==> inputs of run a <==
Design axis_matmul2x2, start of the top module:
module axis_matmul2x2(
    input                       clk             ,
    input                       rst             ,
    input                       s_axis_tvalid   ,
    input     [31 : 0]          s_axis_tdata    ,
    input                       s_axis_tlast    ,
    output                      s_axis_tready   ,
    output                      m_axis_tvalid   ,
    output    [31 : 0]          m_axis_tdata    ,
    output                      m_axis_tlast    ,
    input                       m_axis_tready   
);
export LEC_CHECK = 0
export ABC_AREA = 1
export CAP_MARGIN = 40
export CORE_ASPECT_RATIO = 1.39
export CORE_MARGIN = 2
export CORE_UTILIZATION = 72
export CTS_CLUSTER_DIAMETER = 384
export CTS_CLUSTER_SIZE = 15
export HOLD_SLACK_MARGIN = 0.29
export PLACE_DENSITY_LB_ADDON = 0.14
export SETUP_SLACK_MARGIN = 0.81
export SLEW_MARGIN = 20
create_clock -name core_clock -period 3.98 [get_ports {clk}]
run.sh (not shown) runs the stock make flow with config.mk's settings and CLKGATE_MAP_FILE=.
==> run b: changes against run a <==
ABC_AREA = not set   (was 1)
CAP_MARGIN = 20   (was 40)
CORE_ASPECT_RATIO = not set   (was 1.39)
CORE_UTILIZATION = 40   (was 72)
CTS_CLUSTER_DIAMETER = not set   (was 384)
CTS_CLUSTER_SIZE = not set   (was 15)
HOLD_SLACK_MARGIN = not set   (was 0.29)
PLACE_DENSITY_LB_ADDON = not set   (was 0.14)
SETUP_SLACK_MARGIN = not set   (was 0.81)
==> flow/constraint.sdc (replaced) <==
create_clock -name core_clock -period 7.65 [get_ports {clk}]
set_input_delay 1.5300 -clock core_clock [delete_from_list [all_inputs] [get_ports {clk}]]
set_output_delay 1.5300 -clock core_clock [all_outputs]
set_load 0.01 [all_outputs]
==> flow_summary.ini <==
; physical design summary
[timing]
setup_viol_count_final = 32
finalWorstSetupSlack_ps = -2583

[run_status]
violations = setup timing
status = finished with violations

[power]
power_frac_comb_pct = 21.1

[die]
die_h_um = 166.2
num_rows = 59
taps = 244

[finish]
layout.cells.non_filler = 1963
fill_cells = 1077

[logic_synthesis]
synth.top_cell.area_share_pct = 42.29

[grt]
grtUsageMet2_pct = 56.35

[critical_path]
crit_cells = 20
The numbers above come from run a.

==> flow_summary.ini <==
; physical design summary
[grt]
grtUsageMet2_pct = 23.17

[timing]
setup_viol_count_final = 0
finalWorstSetupSlack_ps = 444.1

[critical_path]
crit_cells = 19

[logic_synthesis]
synth.top_cell.area_share_pct = 41.29

[run_status]
status = complete, no violations

[die]
taps = 455
num_rows = 68

[finish]
layout.cells.non_filler = 1959
fill_cells = 3294

[power]
power_frac_comb_pct = 20.0
The numbers above come from run b.


---

==> try-raven: inputs <==
Starting RTL as in the previous note.
Settings: LEC_CHECK=0, CAP_MARGIN=10, CORE_MARGIN=10, CORE_UTILIZATION=40, CTS_CLUSTER_SIZE=55, MAX_ROUTING_LAYER=met5, MIN_ROUTING_LAYER=met2, PLACE_DENSITY_LB_ADDON=0.21, SETUP_SLACK_MARGIN=-0.23, SLEW_MARGIN=20; clock period 5.67 ns.
==> try-tundra (differences from try-raven) <==
Settings changed: CAP_MARGIN 10 to 20, CORE_MARGIN 10 to 2, CORE_UTILIZATION 40 to 68, CTS_CLUSTER_SIZE 55 to unset, MAX_ROUTING_LAYER met5 to unset, MIN_ROUTING_LAYER met2 to unset, PLACE_DENSITY_LB_ADDON 0.21 to unset, SETUP_SLACK_MARGIN -0.23 to unset.
==> flow/constraint.sdc (replaced) <==
create_clock -name core_clock -period 5.81 [get_ports {clk}]
set_input_delay 1.1620 -clock core_clock [delete_from_list [all_inputs] [get_ports {clk}]]
set_output_delay 1.1620 -clock core_clock [all_outputs]
set_load 0.01 [all_outputs]
==> try-lagoon (differences from try-raven) <==
Settings changed: ABC_AREA set to 1, CAP_MARGIN 10 to 20, CORE_MARGIN 10 to 7, CTS_CLUSTER_SIZE 55 to 35, HOLD_SLACK_MARGIN set to 0.07, MAX_ROUTING_LAYER met5 to unset, MIN_ROUTING_LAYER met2 to unset, PLACE_DENSITY_LB_ADDON 0.21 to unset, SETUP_SLACK_MARGIN -0.23 to unset, SLEW_MARGIN 20 to 10.
==> flow/constraint.sdc (replaced) <==
create_clock -name core_clock -period 6.48 [get_ports {clk}]
set_input_delay 1.2960 -clock core_clock [delete_from_list [all_inputs] [get_ports {clk}]]
set_output_delay 1.2960 -clock core_clock [all_outputs]
set_load 0.01 [all_outputs]
==> notes <==
- Of try-raven and try-lagoon, try-lagoon has the higher sequential share of layout area (gap 1.0 points).
- Between try-tundra and try-raven, the lower fmax is in try-tundra (gap about 0.8%, measured against try-raven).
- Against try-tundra, the setup slack of try-lagoon is better by 0.72 ns.
- Synthesized cell count: try-lagoon is higher than try-tundra (about 14%).
- try-raven ran to the end with violations: setup timing. try-tundra finished but failed the layout checks on setup timing. try-lagoon completed with no timing, DRC or antenna violations.
==> figures <==
quantity	try-lagoon	try-tundra	try-raven
Status	timing/DRC/antenna clean	failed layout checks	failed layout checks
Layout check failures	-	setup timing	setup timing
Logic power comb	0.742 mW	1.14 mW	1.16 mW
R2R Setup Slk	0.08 ns	-0.63 ns	-0.72 ns
Sequential element share of the synthesized area	42.3%	41.3%	41.3%
Area fraction in full adders, half adders and majority gates	15.4%	15.0%	15.0%
Top cell type's share of synthesized area	42.3%	41.3%	41.3%
Detailed-route via count	10,000	9,459	12,900
Share of total power in the clock network	39.5%	34.7%	36.8%
Count of instances resized after the clock tree is built	21	18	13
Detailed Place HPWL	19.1 mm	18.0 mm	18.7 mm

---

==> 02-15: inputs <==
axis_matmul2x2 again, from the RTL that the note above started with.
## axis_matmul2x2
module axis_matmul2x2(
    input                       clk             ,
    input                       rst             ,
    input                       s_axis_tvalid   ,
    input     [31 : 0]          s_axis_tdata    ,
    input                       s_axis_tlast    ,
    output                      s_axis_tready   ,
    output                      m_axis_tvalid   ,
    output    [31 : 0]          m_axis_tdata    ,
    output                      m_axis_tlast    ,
    input                       m_axis_tready   
);
clock: 4.19 ns
lec_check: 0
cap_margin: 20
core_margin: 4
core_utilization: 51
gpl_routability_driven: 1
hold_slack_margin: -0.07
max_routing_layer: met5
min_routing_layer: met2
place_density_lb_addon: 0.24
slew_margin: 20
==> 07-28 (differences from 02-15) <==
Settings changed: ABC_AREA set to 1, CORE_MARGIN 4 to 2, CORE_UTILIZATION 51 to 72, GPL_ROUTABILITY_DRIVEN 1 to not set, HOLD_SLACK_MARGIN -0.07 to not set, MAX_ROUTING_LAYER met5 to not set, MIN_ROUTING_LAYER met2 to not set, PLACE_DENSITY set to 0.79, PLACE_DENSITY_LB_ADDON 0.24 to not set.
==> flow/constraint.sdc (replaced) <==
create_clock -name core_clock -period 6.5 [get_ports {clk}]
set_input_delay 1.3000 -clock core_clock [delete_from_list [all_inputs] [get_ports {clk}]]
set_output_delay 1.3000 -clock core_clock [all_outputs]
set_load 0.01 [all_outputs]
==> 08-25 (differences from 02-15) <==
Settings changed: ABC_AREA set to 1, CORE_MARGIN 4 to 2, CORE_UTILIZATION 51 to 72, CTS_CLUSTER_SIZE set to 49, GPL_ROUTABILITY_DRIVEN 1 to not set, HOLD_SLACK_MARGIN -0.07 to 0.29, MAX_ROUTING_LAYER met5 to not set, MIN_ROUTING_LAYER met2 to not set, PLACE_DENSITY set to 0.79, PLACE_DENSITY_LB_ADDON 0.24 to not set.
==> flow/constraint.sdc (replaced) <==
create_clock -name core_clock -period 4.82 [get_ports {clk}]
set_input_delay 0.9640 -clock core_clock [delete_from_list [all_inputs] [get_ports {clk}]]
set_output_delay 0.9640 -clock core_clock [all_outputs]
set_load 0.01 [all_outputs]
==> 05-06 (differences from 02-15) <==
Settings changed: CORE_MARGIN 4 to 2, CORE_UTILIZATION 51 to 64, GPL_ROUTABILITY_DRIVEN 1 to not set, HOLD_SLACK_MARGIN -0.07 to not set, MAX_ROUTING_LAYER met5 to not set, MIN_ROUTING_LAYER met2 to not set, PLACE_DENSITY_LB_ADDON 0.24 to not set, SETUP_SLACK_MARGIN set to 1.48.
==> flow/constraint.sdc (replaced) <==
create_clock -name core_clock -period 5.51 [get_ports {clk}]
set_input_delay 1.1020 -clock core_clock [delete_from_list [all_inputs] [get_ports {clk}]]
set_output_delay 1.1020 -clock core_clock [all_outputs]
set_load 0.01 [all_outputs]
==> results.cfg <==
; flow metrics
[outcome]
outcome = finished with violations
violatedChecks = negative setup slack

[yosys]
yosys_cells = 1448
post_synth_ao_oa_area_fraction = 0.06488

[grt]
busiest_layer = met2
met1_usage = 0.3081

[die]
die_h_microns = 151.7
die_area_sq_um = 23010

[power_and_ir_drop]
power.density_nw_per_um2 = 351.3

[clocking]
cts_resized = 13

[final_timing]
worst_slack_ns = -0.8819
setup_viol = 14
[end of results for 05-06]
==> results.cfg <==
; flow metrics
[outcome]
outcome = finished with violations
violatedChecks = negative setup slack

[clocking]
cts_resized = 7

[yosys]
post_synth_ao_oa_area_fraction = 0.06488
yosys_cells = 1448

[final_timing]
setup_viol = 30
worst_slack_ns = -2.179

[die]
die_h_microns = 173.5
die_area_sq_um = 30090

[power_and_ir_drop]
power.density_nw_per_um2 = 456.4

[grt]
met1_usage = 0
[end of results for 02-15]
==> results.cfg <==
; flow metrics
[die]
die_h_microns = 141.6
die_area_sq_um = 20050

[setup_path]
cp_common_cell = fa_2

[final_timing]
setup_viol = 22
worst_slack_ns = -1.606

[outcome]
violatedChecks = negative setup slack
outcome = finished with violations

[grt]
met1_usage = 0.3916
busiest_layer = met2

[yosys]
post_synth_ao_oa_area_fraction = 0.1332
yosys_cells = 1649

[power_and_ir_drop]
power.density_nw_per_um2 = 383.2
[end of results for 08-25]
==> results.cfg <==
; flow metrics
[power_and_ir_drop]
power.density_nw_per_um2 = 287.3
pg_clk_mw = 1.73

[clocking]
cts_resized = 35

[yosys]
post_synth_ao_oa_area_fraction = 0.1332
yosys_cells = 1649

[outcome]
violatedChecks = negative setup slack
outcome = finished with violations

[grt]
busiest_layer = met2
met1_usage = 0.3664

[die]
die_area_sq_um = 20050
die_h_microns = 141.6

[final_timing]
setup_viol = 1
worst_slack_ns = -0.01777
[end of results for 07-28]
Power is estimated from default activity; no workload was simulated.
